==> inputs of build 63 <==
==> flow/design.v <==
`timescale 1ns/10ps
module circ(clk, reset, pushin, Xin, Rin, pushout, Yout);
input clk,reset,pushin;
input [23:0] Xin,Rin;
output pushout;
output [23:0] Yout;
reg [23:0] Xl,Rl;
reg V1;
reg [47:0] X2,R2,diff,Diff;
reg V2;
reg V3;
reg [24:0] res;
reg [26:0] rv;
always @(posedge(clk) or posedge(reset)) begin
  if(reset) begin
    V1<=0;
    Xl<=0;
    Rl<=0;
  end else begin
    V1<= pushin;
    Xl<= Xin;
    Rl<= Rin;
  end
end
always @(posedge(clk) or posedge(reset)) begin
  if(reset) begin
    V2 <= 0;
    X2 <= 0;
    R2 <= 0;
  end else begin
    V2 <= V1;
    X2 <= Xl*Xl;
    R2 <= Rl*Rl;
  end
end
always @(posedge(clk) or posedge(reset)) begin
 if(reset) begin
  V3 <= 0;
  Diff <= 0;
 end else begin
  V3 <= V2;
  Diff <= R2-X2;
 end
end
integer ix;
always @(*) begin
 res=0;
 rv=0;
 diff=Diff;
 for(ix=0; ix < 24; ix=ix+1) begin 
   rv = { rv[24:0], diff[47:46] };
   diff={ diff[45:0],2'b0};
   if( { 1'b0,res[23:0],2'b1 } <= rv ) begin
     rv=rv - { 1'b0,res[23:0],2'b1 };
     res = { res[23:0],1'b1 };
   end else res= { res[23:0],1'b0 };
 end
end
assign pushout=V3;
assign Yout = res[23:0];
endmodule
==> flow/run.sh <==
#!/bin/bash
# the make line also repeats each setting of config.mk as NAME=value (left out here)
make -C /OpenROAD-flow-scripts/flow DESIGN_CONFIG=/design/flow/config.mk WORK_HOME=/design/flow/orfs CLKGATE_MAP_FILE= finish
==> flow/config.mk <==
export PLATFORM = sky130hd
export DESIGN_NAME = circ
export DESIGN_NICKNAME = circ
export VERILOG_FILES = /design/flow/design.v
export SDC_FILE = /design/flow/constraint.sdc
export NUM_CORES = 4
export LEC_CHECK = 0
export CAP_MARGIN = 40
export CELL_PAD_IN_SITES_DETAIL_PLACEMENT = 2
export CELL_PAD_IN_SITES_GLOBAL_PLACEMENT = 1
export CORE_ASPECT_RATIO = 1.52
export CORE_MARGIN = 2
export CORE_UTILIZATION = 63
export GPL_ROUTABILITY_DRIVEN = 1
export GPL_TIMING_DRIVEN = 1
export MAX_ROUTING_LAYER = met4
export PLACE_DENSITY_LB_ADDON = 0.19
export SETUP_SLACK_MARGIN = 3.37
export SLEW_MARGIN = 5
export TNS_END_PERCENT = 10
==> flow/constraint.sdc <==
create_clock -name core_clock -period 110.0 [get_ports {clk}]
set_input_delay 22.0000 -clock core_clock [delete_from_list [all_inputs] [get_ports {clk}]]
set_output_delay 22.0000 -clock core_clock [all_outputs]
set_load 0.01 [all_outputs]
==> inputs of build 38, as changes to build 63 <==
- CAP_MARGIN: 40 -> 20
- CELL_PAD_IN_SITES_DETAIL_PLACEMENT: 2 -> not set
- CELL_PAD_IN_SITES_GLOBAL_PLACEMENT: 1 -> not set
- CORE_ASPECT_RATIO: 1.52 -> not set
- CORE_UTILIZATION: 63 -> 40
- GPL_ROUTABILITY_DRIVEN: 1 -> not set
- GPL_TIMING_DRIVEN: 1 -> not set
- MAX_ROUTING_LAYER: met4 -> not set
- PLACE_DENSITY_LB_ADDON: 0.19 -> not set
- SETUP_SLACK_MARGIN: 3.37 -> not set
- SLEW_MARGIN: 5 -> 20
- TNS_END_PERCENT: 10 -> not set
==> flow/constraint.sdc (replaced) <==
create_clock -name core_clock -period 77.1 [get_ports {clk}]
set_input_delay 15.4200 -clock core_clock [delete_from_list [all_inputs] [get_ports {clk}]]
set_output_delay 15.4200 -clock core_clock [all_outputs]
set_load 0.01 [all_outputs]
==> inputs of build 36, as changes to build 63 <==
- CAP_MARGIN: 40 -> 20
- CELL_PAD_IN_SITES_DETAIL_PLACEMENT: 2 -> not set
- CELL_PAD_IN_SITES_GLOBAL_PLACEMENT: 1 -> not set
- CORE_ASPECT_RATIO: 1.52 -> not set
- CORE_UTILIZATION: 63 -> 71
- GPL_ROUTABILITY_DRIVEN: 1 -> not set
- GPL_TIMING_DRIVEN: 1 -> not set
- MAX_ROUTING_LAYER: met4 -> not set
- PLACE_DENSITY_LB_ADDON: 0.19 -> not set
- SETUP_SLACK_MARGIN: 3.37 -> not set
- SLEW_MARGIN: 5 -> 20
- TNS_END_PERCENT: 10 -> not set
==> flow/constraint.sdc (replaced) <==
create_clock -name core_clock -period 50.0 [get_ports {clk}]
set_input_delay 10.0000 -clock core_clock [delete_from_list [all_inputs] [get_ports {clk}]]
set_output_delay 10.0000 -clock core_clock [all_outputs]
set_load 0.01 [all_outputs]
==> inputs of trial 4, as changes to build 63 <==
- CAP_MARGIN: 40 -> 20
- CELL_PAD_IN_SITES_DETAIL_PLACEMENT: 2 -> not set
- CELL_PAD_IN_SITES_GLOBAL_PLACEMENT: 1 -> not set
- CORE_ASPECT_RATIO: 1.52 -> not set
- CORE_UTILIZATION: 63 -> 68
- GPL_ROUTABILITY_DRIVEN: 1 -> not set
- GPL_TIMING_DRIVEN: 1 -> not set
- MAX_ROUTING_LAYER: met4 -> not set
- PLACE_DENSITY_LB_ADDON: 0.19 -> not set
- SETUP_SLACK_MARGIN: 3.37 -> not set
- SLEW_MARGIN: 5 -> 20
- TNS_END_PERCENT: 10 -> not set
==> flow/constraint.sdc (replaced) <==
create_clock -name core_clock -period 124.0 [get_ports {clk}]
set_input_delay 24.8000 -clock core_clock [delete_from_list [all_inputs] [get_ports {clk}]]
set_output_delay 24.8000 -clock core_clock [all_outputs]
set_load 0.01 [all_outputs]
==> summary of the runs <==
Build 38 produced a clean layout. Build 63 aborted during detailed placement (3_5_place_dp) with DPL-0033. Trial 4 went through all stages and came out clean. Build 36 died in global routing (5_1_grt) on GRT-0116.
In build 38 the critical path depth is lower than in trial 4, by 16.
Against trial 4, the utilization of build 38 is lower by 27 points.
In flip-flop count, build 38 and trial 4 do not differ.
Of build 38 and trial 4, trial 4 has the higher register-to-register slack (gap 47 ns).
In build 38 the cell count is higher than in trial 4, by about 12%.
Synthesized cell count is the same in build 36 and build 63.
In trial 4 the die size is larger than in build 36, by about 4.4%.

---

==> inputs of build 79 <==
Starts from the design.v that is shown in full above.
make LEC_CHECK=0 CAP_MARGIN=20 CORE_MARGIN=2 CORE_UTILIZATION=14 SLEW_MARGIN=20 finish   # period 124.0 ns
run.sh (not shown) runs the stock make flow with config.mk's settings and CLKGATE_MAP_FILE=.
==> inputs of trial 75, as changes to build 79 <==
- CORE_UTILIZATION: 14 -> 40
- SLEW_MARGIN: 20 -> 10
- TNS_END_PERCENT: not set -> 45
==> flow/constraint.sdc (replaced) <==
create_clock -name core_clock -period 80.0 [get_ports {clk}]
set_input_delay 16.0000 -clock core_clock [delete_from_list [all_inputs] [get_ports {clk}]]
set_output_delay 16.0000 -clock core_clock [all_outputs]
set_load 0.01 [all_outputs]
==> inputs of build 8, as changes to build 79 <==
- ABC_AREA: not set -> 1
- CORE_UTILIZATION: 14 -> 65
- CTS_CLUSTER_DIAMETER: not set -> 344
- HOLD_SLACK_MARGIN: not set -> 0.29
==> flow/constraint.sdc (replaced) <==
create_clock -name core_clock -period 43.5 [get_ports {clk}]
set_input_delay 8.7000 -clock core_clock [delete_from_list [all_inputs] [get_ports {clk}]]
set_output_delay 8.7000 -clock core_clock [all_outputs]
set_load 0.01 [all_outputs]
==> results <==
quantity	build 79	trial 75	build 8
Status	complete, no violations	complete, no violations	did not finish
Failing step	-	-	global routing
Standard cell core area	494000 um2	172000 um2	114000 um2
DR WL met3	15000 um	11400 um	-
CP Max Fanout	50	34	-
Filler cell count in the final layout	55900	17200	-
Routed wire length	228000 um	229000 um	-
Cell class with the largest area share	logic gates	logic gates	-
Sequential cell area	4830 um2	4830 um2	-
Post-synth cell types	131	131	74
Number of buffers outside the clock class in the layout	160	348	-
Registers	193	193	-
Yosys-reported design area after synthesis	69500 um2	69500 um2	74600 um2
Startpoint of the lowest-slack hold path	V1	V1	-
Number of placed cells counting well taps	14900	10700	14600
Post-CTS clock slew at the launch and capture registers of the worst setup and hold paths	80 ps	90 ps	-
Worst Hold Path Cells	0	0	-
Class of the tightest hold or removal check	reg2reg	reg2reg	-
Clkbuf count	17	19	-
Met2 routed wirelength	103000 um	112000 um	-
Share of synthesized area occupied by flip-flops and latches	0.0695	0.0695	0.0647
Combined buffer and inverter count along the critical path	53	45	-
Number of standard cells in the final layout excluding fillers	15000	10800	-

---

==> run a <==
RTL: the design.v shown in full above, as it stands there.
make LEC_CHECK=0 CAP_MARGIN=20 CELL_PAD_IN_SITES_DETAIL_PLACEMENT=0 CORE_MARGIN=2 CORE_UTILIZATION=58 CTS_CLUSTER_DIAMETER=331 CTS_CLUSTER_SIZE=98 GPL_TIMING_DRIVEN=0 SETUP_SLACK_MARGIN=-0.87 SLEW_MARGIN=0 TNS_END_PERCENT=15 finish   # period 44.8 ns
==> run b (differences from run a) <==
CAP_MARGIN = 40   (was 20)
CELL_PAD_IN_SITES_DETAIL_PLACEMENT = 1   (was 0)
CORE_MARGIN = 5   (was 2)
CORE_UTILIZATION = 63   (was 58)
CTS_CLUSTER_DIAMETER = unset   (was 331)
CTS_CLUSTER_SIZE = unset   (was 98)
GPL_ROUTABILITY_DRIVEN = 0   (was unset)
SETUP_SLACK_MARGIN = 5.0   (was -0.87)
SLEW_MARGIN = 5   (was 0)
TNS_END_PERCENT = 55   (was 15)
==> run c (differences from run a) <==
ABC_AREA = 1   (was unset)
CELL_PAD_IN_SITES_DETAIL_PLACEMENT = unset   (was 0)
CORE_UTILIZATION = 62   (was 58)
CTS_CLUSTER_DIAMETER = unset   (was 331)
CTS_CLUSTER_SIZE = unset   (was 98)
GPL_TIMING_DRIVEN = unset   (was 0)
SETUP_SLACK_MARGIN = unset   (was -0.87)
SLEW_MARGIN = 20   (was 0)
TNS_END_PERCENT = unset   (was 15)
==> flow/constraint.sdc (replaced) <==
create_clock -name core_clock -period 88.9 [get_ports {clk}]
set_input_delay 17.7800 -clock core_clock [delete_from_list [all_inputs] [get_ports {clk}]]
set_output_delay 17.7800 -clock core_clock [all_outputs]
set_load 0.01 [all_outputs]
==> run d (differences from run a) <==
ABC_AREA = 1   (was unset)
CAP_MARGIN = 10   (was 20)
SETUP_SLACK_MARGIN = unset   (was -0.87)
SLEW_MARGIN = 10   (was 0)
TNS_END_PERCENT = unset   (was 15)
==> qor summary <==
Flop-to-flop setup slack: run a 32140 ps; run d 34010 ps; run b -; run c 78610 ps
Final GP Congestion: run a 0.947; run d 1.02; run b -; run c 1.10
Max-area cell class: run a multi-input combinational cells; run d multi-input combinational cells; run b -; run c multi-input combinational cells
Setup repair after global routing missed its margin: run a yes; run d yes; run b -; run c no
Number of inserted filler cells in the final layout: run a 10100; run d 10400; run b -; run c 10400
Slowest cell on crit path: run a sky130_fd_sc_hd__nor3_2; run d sky130_fd_sc_hd__buf_4; run b -; run c sky130_fd_sc_hd__o21ai_0
Arrival time at the worst endpoint: run a 62670 ps; run d 40570 ps; run b -; run c 60180 ps
Max-slew violation total from the final report: run a 0; run d 0; run b -; run c 0
Clk Latency, worst-skew pair: run a 530 ps; run d 550 ps; run b -; run c 540 ps
Worst setup timing slack at the placement stage: run a -38260 ps; run d -16520 ps; run b -; run c 13440 ps
Adder and majority cell fraction of the synthesized area: run a 41.0%; run d 38.2%; run b 41.0%; run c 38.2%
Number of global-route vias before repair: run a 63700; run d 77800; run b -; run c 74900
Unique cell type count in the Yosys netlist: run a 131; run d 74; run b 131; run c 74
Wire length of the first global-routing pass: run a 362000 µm; run d 427000 µm; run b -; run c 407000 µm
Top Usage Layer GRT: run a met2; run d met2; run b -; run c met2
Non-clock buffers: run a 626; run d 870; run b -; run c 155
Avg Inst Size Synth: run a 8.25 µm²; run d 6.86 µm²; run b 8.25 µm²; run c 6.86 µm²
Reg-to-reg startpoint: run a Rl[3]; run d Xl[10]; run b -; run c Xl[8]
Outcome: run a finished with violations; run d finished with violations; run b did not finish; run c finished clean
Stage where the flow stopped: run a -; run d -; run b 3_5_place_dp; run c -
Violated checks: run a setup timing; run d setup timing; run b -; run c -
Top routing layer in use: run a met5; run d met5; run b -; run c met5
